Setup of v25:
Design uart, start of the top module:
module uart #(
    parameter CLK_FREQ = 100_000_000,   
    parameter DATA_WIDTH = 8,           
    parameter FIFO_DEPTH = 16           
) (
    input  logic                    CLKip,        
    input  logic                    RSTi,         
    input  logic                    RXi,          
    input  logic [31:0]             BAUD_RATEi,   
    input  logic                    BAUD_RATE_WEi,  
    input  logic                    BAUD_RATE_RDi,  
    output logic                    DONEo,
    output logic [DATA_WIDTH-1:0]   DATAo,  
    output logic                    EMPTYo,   
    output logic                    FULLo     
);
make LEC_CHECK=0 ABC_AREA=1 CAP_MARGIN=20 CORE_MARGIN=7 CORE_UTILIZATION=40 CTS_CLUSTER_DIAMETER=89 MIN_ROUTING_LAYER=met2 PLACE_DENSITY=0.6 SLEW_MARGIN=40 finish   # period 163.0 ns
run.sh (not shown) runs the stock make flow with config.mk's settings and CLKGATE_MAP_FILE=.
### v25 -> v51
==> flow/config.mk <==
export PLATFORM = sky130hd
export DESIGN_NAME = uart
export DESIGN_NICKNAME = uart
export VERILOG_FILES = /design/flow/design.v
export SDC_FILE = /design/flow/constraint.sdc
export NUM_CORES = 4
export LEC_CHECK = 0
export CAP_MARGIN = 0
export CORE_MARGIN = 2
export CORE_UTILIZATION = 65
export PLACE_DENSITY = 0.6
export SLEW_MARGIN = 20
==> flow/constraint.sdc <==
create_clock -name core_clock -period 68.2 [get_ports {CLKip}]
set_input_delay 13.6400 -clock core_clock [delete_from_list [all_inputs] [get_ports {CLKip}]]
set_output_delay 13.6400 -clock core_clock [all_outputs]
set_load 0.01 [all_outputs]
Results
- v51: aborted in clock tree synthesis (tool error)
- Between v25 and v51, yosys stat chip area increased.
- The run showing the greater cell area after placement is v51.
- Chip height in v51 is about 20% below v25.
- v51: pre-CTS worst setup slack 65690 ps below v25
- When v51 is measured against v25, its number of rows in the core area turns out about 20% lower.
- Going from v25 to v51, cell total after placement grew by more than 10%.
- The synthesized cell count of v51 is lower than that of v25.
- The lower post-synthesis share of cell area spent on full adders, half adders and majority gates came out of v51.
- Re post-synthesis compound-gate area fraction: v51 and v25 aren't equal, and the lower value belongs to v25.
- When v51 is measured against v25, its placer's final routability congestion estimate turns out about 20% higher.
- The synthesized cell area of v51 was inferior to that of v25.
--- input diff v51..v40 ---
==> flow/config.mk <==
export PLATFORM = sky130hd
export DESIGN_NAME = uart
export DESIGN_NICKNAME = uart
export VERILOG_FILES = /design/flow/design.v
export SDC_FILE = /design/flow/constraint.sdc
export NUM_CORES = 4
export LEC_CHECK = 0
export ABC_AREA = 1
export CAP_MARGIN = 20
export CELL_PAD_IN_SITES_DETAIL_PLACEMENT = 0
export CELL_PAD_IN_SITES_GLOBAL_PLACEMENT = 0
export CORE_ASPECT_RATIO = 0.94
export CORE_MARGIN = 2
export CORE_UTILIZATION = 65
export GPL_TIMING_DRIVEN = 1
export SETUP_SLACK_MARGIN = -0.56
export SLEW_MARGIN = 40
export TNS_END_PERCENT = 90
==> flow/constraint.sdc <==
create_clock -name core_clock -period 80.8 [get_ports {CLKip}]
set_input_delay 16.1600 -clock core_clock [delete_from_list [all_inputs] [get_ports {CLKip}]]
set_output_delay 16.1600 -clock core_clock [all_outputs]
set_load 0.01 [all_outputs]
--- outcome ---
Every stage of the flow completed for v40, and the final layout passed the timing, DRC and antenna checks. Row xor and xnor area share after synthesis: v40 higher / v51 lower. [compare] base=v51 new=v40: portion of netlist area occupied by mux cells down 3.8 points; core utilization before placement up 0.18 points. v40 against v51; routability-driven placement congestion ratio is down by more than 10%. Synthesized net count: v40 and v51 compared, lower one is v51. From v51 to v40 the numbers moved as follows: floorplan die area lower, cell area after technology mapping went down.
## Diff of input files: v13 against v40
==> flow/config.mk <==
export PLATFORM = sky130hd
export DESIGN_NAME = uart
export DESIGN_NICKNAME = uart
export VERILOG_FILES = /design/flow/design.v
export SDC_FILE = /design/flow/constraint.sdc
export NUM_CORES = 4
export LEC_CHECK = 0
export ABC_AREA = 1
export CAP_MARGIN = 20
export CORE_MARGIN = 2
export CORE_UTILIZATION = 58
export CTS_CLUSTER_SIZE = 72
export SLEW_MARGIN = 20
==> flow/constraint.sdc <==
create_clock -name core_clock -period 65.2 [get_ports {CLKip}]
set_input_delay 13.0400 -clock core_clock [delete_from_list [all_inputs] [get_ports {CLKip}]]
set_output_delay 13.0400 -clock core_clock [all_outputs]
set_load 0.01 [all_outputs]
## What came out
- Stage in which a tool error killed v13: global routing.
- v40 reached the end of the flow, and the finished layout is clean on the timing, DRC and antenna checks.
- The lower total core area came out of v40.
- Re multiplexer fraction of the synthesized cell area: no difference whatsoever between v40 and v13.
- Delta (v13 minus v40): cell area after placement rose by about 37%; height of the die rose by about 9%; port buffer count stayed essentially flat.
- Relative to v40, the die area measured on v13 has increased by more than 10%.
- As far as clock sink count goes, v40 and v13 are indistinguishable; the numbers are identical.
[inputs] v59 vs v13
==> flow/config.mk <==
export PLATFORM = sky130hd
export DESIGN_NAME = uart
export DESIGN_NICKNAME = uart
export VERILOG_FILES = /design/flow/design.v
export SDC_FILE = /design/flow/constraint.sdc
export NUM_CORES = 4
export LEC_CHECK = 0
export CAP_MARGIN = 40
export CORE_MARGIN = 2
export CORE_UTILIZATION = 72
export CTS_CLUSTER_DIAMETER = 358
export CTS_CLUSTER_SIZE = 93
export PLACE_DENSITY = 0.41
export SETUP_SLACK_MARGIN = -1.21
export SLEW_MARGIN = 20
export TNS_END_PERCENT = 15
==> flow/constraint.sdc <==
create_clock -name core_clock -period 34.6 [get_ports {CLKip}]
set_input_delay 6.9200 -clock core_clock [delete_from_list [all_inputs] [get_ports {CLKip}]]
set_output_delay 6.9200 -clock core_clock [all_outputs]
set_load 0.01 [all_outputs]
Notes after the runs:
The lower cell count after synthesis of v13 and v59 is in v59. Number of flops mapped to enable cells by yosys: v13 vs v59 identical. [compare] base=v13 new=v59: area fraction in full adders, half adders and majority gates fell by 1.1 points; proportion of synthesized area in mux cells rose by 3.8 points. Status(v59) = ERROR, stage = detailed placement. | pre-placement core utilization | higher: v59 |. The area of the chip reported for v59 is smaller than that of v13 by 0.0095 mm^2. Synthesized area delta (v59 − v13): unfavourable. Per the comparison of v59 with v13, summed standard-cell area reported by yosys now larger, mean instance size in the synthesized netlist grew by about 13%.
Setup changes, v59 to v55
==> flow/config.mk <==
export PLATFORM = sky130hd
export DESIGN_NAME = uart
export DESIGN_NICKNAME = uart
export VERILOG_FILES = /design/flow/design.v
export SDC_FILE = /design/flow/constraint.sdc
export NUM_CORES = 4
export LEC_CHECK = 0
export CAP_MARGIN = 20
export CORE_MARGIN = 2
export CORE_UTILIZATION = 59
export SLEW_MARGIN = 20
==> flow/constraint.sdc <==
create_clock -name core_clock -period 65.2 [get_ports {CLKip}]
set_input_delay 13.0400 -clock core_clock [delete_from_list [all_inputs] [get_ports {CLKip}]]
set_output_delay 13.0400 -clock core_clock [all_outputs]
set_load 0.01 [all_outputs]
==> results <==
- v55 did not finish; the tool stopped in clock tree synthesis with error DPL-0033.
- Between v55 and v59, the synthesized area does not differ in any meaningful way.
- Diff v55..v59 | synthesized cell count | unchanged
- Share of the core filled by cells before placement (higher): v59
- Per the comparison of v55 with v59, floorplan die area up 0.013 mm^2; standard cell core area has increased.

---

uart again, from the RTL that the note above started with.
==> flow/design.v (excerpt) <==
module uart #(
    parameter CLK_FREQ = 100_000_000,   
    parameter DATA_WIDTH = 8,           
    parameter FIFO_DEPTH = 16           
) (
    input  logic                    CLKip,        
    input  logic                    RSTi,         
    input  logic                    RXi,          
    input  logic [31:0]             BAUD_RATEi,   
    input  logic                    BAUD_RATE_WEi,  
    input  logic                    BAUD_RATE_RDi,  
    output logic                    DONEo,
    output logic [DATA_WIDTH-1:0]   DATAo,  
    output logic                    EMPTYo,   
    output logic                    FULLo     
);
    logic [DATA_WIDTH-1:0] data;
    logic done;
    logic ready;
    logic RDi;
    always_ff @(posedge CLKip) begin
        RDi <= 1;
        DONEo <=done;
    end
    uart_rx #(
        .FREQ_CLK       (CLK_FREQ),
        .DATA_WDTH      (DATA_WIDTH)
    ) uart_rx_inst (
        .CLKip          (CLKip),
        .RSTi           (RSTi),
        .RXi            (RXi),
        .BAUD_RATEi     (BAUD_RATEi),
        .BAUD_RATE_WEi  (BAUD_RATE_WEi),
        .BAUD_RATE_RDi  (BAUD_RATE_RDi),
        .DONEo          (done),
        .READYo         (ready),
        .DATAo          (data)
    );
  ...
Settings: LEC_CHECK=0, ABC_AREA=1, CAP_MARGIN=20, CORE_MARGIN=2, CORE_UTILIZATION=72, CTS_CLUSTER_SIZE=99, PLACE_DENSITY=0.6, SLEW_MARGIN=20; clock period 134.0 ns.
Next try:
- ABC_AREA: 1 -> unset
- CORE_UTILIZATION: 72 -> 40
- CTS_CLUSTER_SIZE: 99 -> unset
- clock period: 134.0 -> 120.0 ns (I/O delays scaled with it)
What happened: The changed run passed the timing, DRC and antenna checks. Clock power increases by 11%. Non-clock buffer count goes up by 48. Count of clock-buffer cells in the layout decreases by 2. Cell count is higher by 5.0%. Total power rose by about 15%. Worst setup slack is worse by 20 ns. Final area rises by about 10%. Synthesized area increases by about 7%.
Next try:
- CORE_UTILIZATION: 40 -> 45
- PLACE_DENSITY: 0.6 -> unset
- SETUP_SLACK_MARGIN: unset -> 0.53
- clock period: 120.0 -> 62.0 ns (I/O delays scaled with it)
=> This time the run finished but failed the layout checks on negative setup slack. Clock-buffer cell count climbs by 2. Cell area climbs by 65%. Area after synthesis stays the same. First-iteration DRC count climbs by 33%. Worst hold slack gets better by 0.012 ns. Total power climbs by 140%. Non-clock buffer count climbs by 2799. Flip-flop count is unchanged. Sequential share of layout area drops by 5.0 points.
Next try:
- CORE_MARGIN: 2 -> 7
- CORE_UTILIZATION: 45 -> 40
- CTS_CLUSTER_DIAMETER: unset -> 147
- PLACE_DENSITY: unset -> 0.6
- SETUP_SLACK_MARGIN: 0.53 -> unset
- SLEW_MARGIN: 20 -> 40
- clock period: 62.0 -> 163.0 ns (I/O delays scaled with it)
Outcome: The changed run went through all stages and came out clean. Non-clock buffer count went down by 2801. Setup slack gains 56 ns. Routed wire length went down by 26%. Combinational power went down by about 75%.

---

The RTL this note starts from:
==> flow/design.v <==
module sync 
( 
    input  logic CLKip, 
    input  logic SIGi,
    output logic SIGo
);
    logic meta_sig;
    always_ff @(posedge CLKip) meta_sig <= SIGi;
    always_ff @(posedge CLKip) SIGo     <= meta_sig;
endmodule
module mem 
    # ( 
    parameter DATA_WIDTH = 32
    ) (
    input  logic                  CLKip,
    input  logic                  RDi,       
    input  logic                  WEi,     
    input  logic [DATA_WIDTH-1:0] DATAi,
    output logic [DATA_WIDTH-1:0] Qo
);
	logic [DATA_WIDTH-1:0] ram;
	always_ff @(posedge CLKip) if (WEi) ram <= DATAi;
	always_ff @(posedge CLKip) if (RDi) Qo <= ram;
endmodule
`timescale 1ns/1ps
module uart_rx 
    # (
    parameter FREQ_CLK  = 100_000_000,  
    parameter DATA_WDTH = 8          
    ) (
    input   wire                    CLKip,  
    input   wire                    RSTi,  
    input   wire                    RXi,  
    input   wire                    BAUD_RATE_RDi,  
    input   wire                    BAUD_RATE_WEi,  
    input   logic [31:0]            BAUD_RATEi,  
    output  logic                   DONEo,  
    output  logic                   READYo,  
    output  logic [DATA_WDTH-1:0]   DATAo  
    );
    int unsigned                    baud_rate;  
    int unsigned                    bit_cntr;  
    int unsigned                    half_bit_cntr;  
    logic                           half_rx_strb;  
    logic                           rx_strb;  
    int unsigned                    clk_count;  
    logic [$clog2(DATA_WDTH+1)-1:0] bit_idx;   
    logic [DATA_WDTH-1:0]           data;  
    logic                           rx;  
    logic                           rst;  
    logic                           done;  
    logic                           ready;  
    logic                           baud_rate_read;  
    logic                           baud_rate_we;  
    int unsigned                    br;  
    sync rx_stab (.CLKip (CLKip), .SIGi (RXi), .SIGo (rx));
    sync rst_stab (.CLKip (CLKip), .SIGi (RSTi), .SIGo (rst));
    sync br_we_stab (.CLKip (CLKip), .SIGi (BAUD_RATE_WEi), .SIGo (baud_rate_we));
    sync br_rd_stab (.CLKip (CLKip), .SIGi (BAUD_RATE_RDi), .SIGo (baud_rate_read));
    mem baud_rate_mem (
        .CLKip  (CLKip),
        .RDi    (baud_rate_read),  
        .WEi    (baud_rate_we),
        .DATAi  (baud_rate), 
        .Qo     (br)
        );
    typedef enum logic [1:0] {       
        IDLE    = 2'h0,
        START   = 2'h1,
        RECEIVE = 2'h2,
        STOP    = 2'h3
    } statetype;
    statetype STATE;
    always_comb begin: calc_bit_value
        baud_rate = BAUD_RATEi;
        bit_cntr = FREQ_CLK / baud_rate;
        half_bit_cntr = bit_cntr >> 1;
    end
always @(posedge CLKip) begin: strobe_logic
    if (rst) begin
        clk_count <= 0;
        half_rx_strb <= 0;
        rx_strb <= 0;
    end else begin
        case (STATE)
            IDLE: begin
                clk_count <= 0;
                half_rx_strb <= 0;
                rx_strb <= 0;
            end
            START: begin
                if (clk_count == half_bit_cntr) begin
                    half_rx_strb <= 1;
                    clk_count <= 0;
                end
                else begin
                    half_rx_strb <= 0;
                    clk_count <= clk_count + 1;
                end                
            end
            RECEIVE: begin
                if (clk_count == bit_cntr) begin
                    rx_strb <= 1;
                    clk_count <= 0;
                end
                else begin
                    rx_strb <= 0;
                    clk_count <= clk_count + 1;
                end                  
            end
            STOP: begin
                if (clk_count == bit_cntr) begin
                    rx_strb <= 1;
                    clk_count <= 0;
                end
                else begin
                    rx_strb <= 0;
                    clk_count <= clk_count + 1;
                end                  
            end  
            default: begin
                clk_count <= 0;
            end
        endcase
    end
end
    always_ff @(posedge CLKip) begin: fsm_uart_rx
        if (rst) begin
            bit_idx     <= 0;
            STATE       <= IDLE;
            done        <= 0;
        end
        else begin
            case (STATE)
                IDLE: begin
                    ready          <= 1;
                    if (rx == 1'b0) STATE <= rx ? IDLE : START;
                end
                START: begin
                    ready          <= 0;
                    done           <= 0;
                    if (half_rx_strb) begin
                        STATE <= rx ? IDLE : RECEIVE;
                    end
                    else begin 
                        STATE <= START;
                    end
                end
                RECEIVE: begin
                    if (rx_strb) begin
                        /*verilator lint_off WIDTHTRUNC*/                        
                        data[bit_idx] <= rx;
                        /*verilator lint_on WIDTHTRUNC*/
                        if (bit_idx < DATA_WDTH-1) begin 
                            bit_idx <= bit_idx + 1;
                        end
                        else begin 
                            bit_idx <= 0;
                            STATE   <= STOP;
                            done    <= 1;
                        end 
                    end
                    else begin
                        STATE <= RECEIVE;
                    end  
                end
                STOP: begin
                    if (rx_strb) STATE <= rx_strb ? IDLE : STOP;
                end
                default: begin
                    STATE <= IDLE;
                end 
            endcase            
        end   
    end 
    always_comb begin: set_out
        DATAo = data;
        READYo = ready;
        DONEo = done;
    end
endmodule
`timescale 1ns/1ps
module fifo #(
    parameter DATA_WIDTH = 8,
    parameter FIFO_DEPTH = 16,
    parameter LOG2_DEPTH = $clog2(FIFO_DEPTH)
) (
    input  logic                     CLKip,
    input  logic                     RSTi,
    input  logic                     WEi,
    input  logic [DATA_WIDTH-1:0]    DATAi,
    input  logic                     RDi,
    output logic [DATA_WIDTH-1:0]    DATAo,
    output logic                     FULLo,
    output logic                     EMPTYo
);
    logic [DATA_WIDTH-1:0] memory [0:FIFO_DEPTH-1];
    logic [LOG2_DEPTH:0]   count;
    logic [LOG2_DEPTH-1:0] wr_ptr;
    logic [LOG2_DEPTH-1:0] rd_ptr;
    logic [1:0] count_state;
    always_ff @(posedge CLKip or posedge RSTi) begin
        if (RSTi) begin
            wr_ptr  <= '0;
            rd_ptr  <= '0;
            count   <= '0;
            count_state <= '0;
        end 
        else begin
            if (WEi && !FULLo) begin: write
                wr_ptr <= (wr_ptr == '1) ? 0 : wr_ptr + 1;
            end
            if (RDi && !EMPTYo) begin: read
                rd_ptr <= (rd_ptr == '1) ? 0 : rd_ptr + 1;
            end
            case ({WEi && !FULLo, RDi && !EMPTYo})
                2'b01:   count <= count - 1;
                2'b10:   count <= count + 1;
                2'b11:   count <= count;
                default: count <= count;
            endcase
        end
    end
    always_ff @(posedge CLKip) begin
        if (!RSTi && WEi && !FULLo) memory[wr_ptr] <= DATAi;
        if (!RSTi && RDi && !EMPTYo) DATAo <= memory[rd_ptr];
    end
    always_comb begin: status
        FULLo  = (count == FIFO_DEPTH);
        EMPTYo = (count == 0);
    end
endmodule
`timescale 1ns/1ps
module uart #(
    parameter CLK_FREQ = 100_000_000,   
    parameter DATA_WIDTH = 8,           
    parameter FIFO_DEPTH = 16           
) (
    input  logic                    CLKip,        
    input  logic                    RSTi,         
    input  logic                    RXi,          
    input  logic [31:0]             BAUD_RATEi,   
    input  logic                    BAUD_RATE_WEi,  
    input  logic                    BAUD_RATE_RDi,  
    output logic                    DONEo,
    output logic [DATA_WIDTH-1:0]   DATAo,  
    output logic                    EMPTYo,   
    output logic                    FULLo     
);
    logic [DATA_WIDTH-1:0] data;
    logic done;
    logic ready;
    logic RDi;
    always_ff @(posedge CLKip) begin
        RDi <= 1;
        DONEo <=done;
    end
    uart_rx #(
        .FREQ_CLK       (CLK_FREQ),
        .DATA_WDTH      (DATA_WIDTH)
    ) uart_rx_inst (
        .CLKip          (CLKip),
        .RSTi           (RSTi),
        .RXi            (RXi),
        .BAUD_RATEi     (BAUD_RATEi),
        .BAUD_RATE_WEi  (BAUD_RATE_WEi),
        .BAUD_RATE_RDi  (BAUD_RATE_RDi),
        .DONEo          (done),
        .READYo         (ready),
        .DATAo          (data)
    );
    fifo #(
        .DATA_WIDTH     (DATA_WIDTH),
        .FIFO_DEPTH     (FIFO_DEPTH)
    ) fifo_inst (
        .CLKip          (CLKip),
        .RSTi           (RSTi),
        .WEi            (done),        
        .DATAi          (data),      
        .RDi            (RDi),          
        .DATAo          (DATAo),      
        .FULLo          (FULLo),      
        .EMPTYo         (EMPTYo)     
    );
endmodule
==> flow/config.mk <==
export PLATFORM = sky130hd
export DESIGN_NAME = uart
export DESIGN_NICKNAME = uart
export VERILOG_FILES = /design/flow/design.v
export SDC_FILE = /design/flow/constraint.sdc
export NUM_CORES = 4
export LEC_CHECK = 0
export ABC_AREA = 1
export CAP_MARGIN = 20
export CELL_PAD_IN_SITES_DETAIL_PLACEMENT = 0
export CELL_PAD_IN_SITES_GLOBAL_PLACEMENT = 3
export CORE_ASPECT_RATIO = 0.94
export CORE_MARGIN = 2
export CORE_UTILIZATION = 45
export CTS_CLUSTER_DIAMETER = 342
export GPL_ROUTABILITY_DRIVEN = 0
export GPL_TIMING_DRIVEN = 0
export PLACE_DENSITY_LB_ADDON = 0.1
export SETUP_SLACK_MARGIN = -0.56
export SLEW_MARGIN = 10
export TNS_END_PERCENT = 50
==> flow/constraint.sdc <==
create_clock -name core_clock -period 103.0 [get_ports {CLKip}]
set_input_delay 20.6000 -clock core_clock [delete_from_list [all_inputs] [get_ports {CLKip}]]
set_output_delay 20.6000 -clock core_clock [all_outputs]
set_load 0.01 [all_outputs]
The baseline ended with an error in global placement without I/O (3_1_place_gp_skip_io), error FLW-0024.
Edit:
Settings changed: ABC_AREA 1 to default, CELL_PAD_IN_SITES_DETAIL_PLACEMENT 0 to default, CELL_PAD_IN_SITES_GLOBAL_PLACEMENT 3 to default, CORE_ASPECT_RATIO 0.94 to default, CORE_UTILIZATION 45 to 40, CTS_CLUSTER_DIAMETER 342 to default, GPL_ROUTABILITY_DRIVEN 0 to default, GPL_TIMING_DRIVEN 0 to default, PLACE_DENSITY from default to 0.6, PLACE_DENSITY_LB_ADDON 0.1 to default, SETUP_SLACK_MARGIN -0.56 to default, SLEW_MARGIN 10 to 20, TNS_END_PERCENT 50 to default.
Clock period 103.0 ns to 112.0 ns, I/O delays scaled along.
=>
- Now the flow passed the timing, DRC and antenna checks
- synthesized area came out higher by a few percent
- synthesized cell count came out lower by a few percent
- die area came out higher by about a fifth
Power figures rest on the tool's default switching activity, not on a simulated workload.
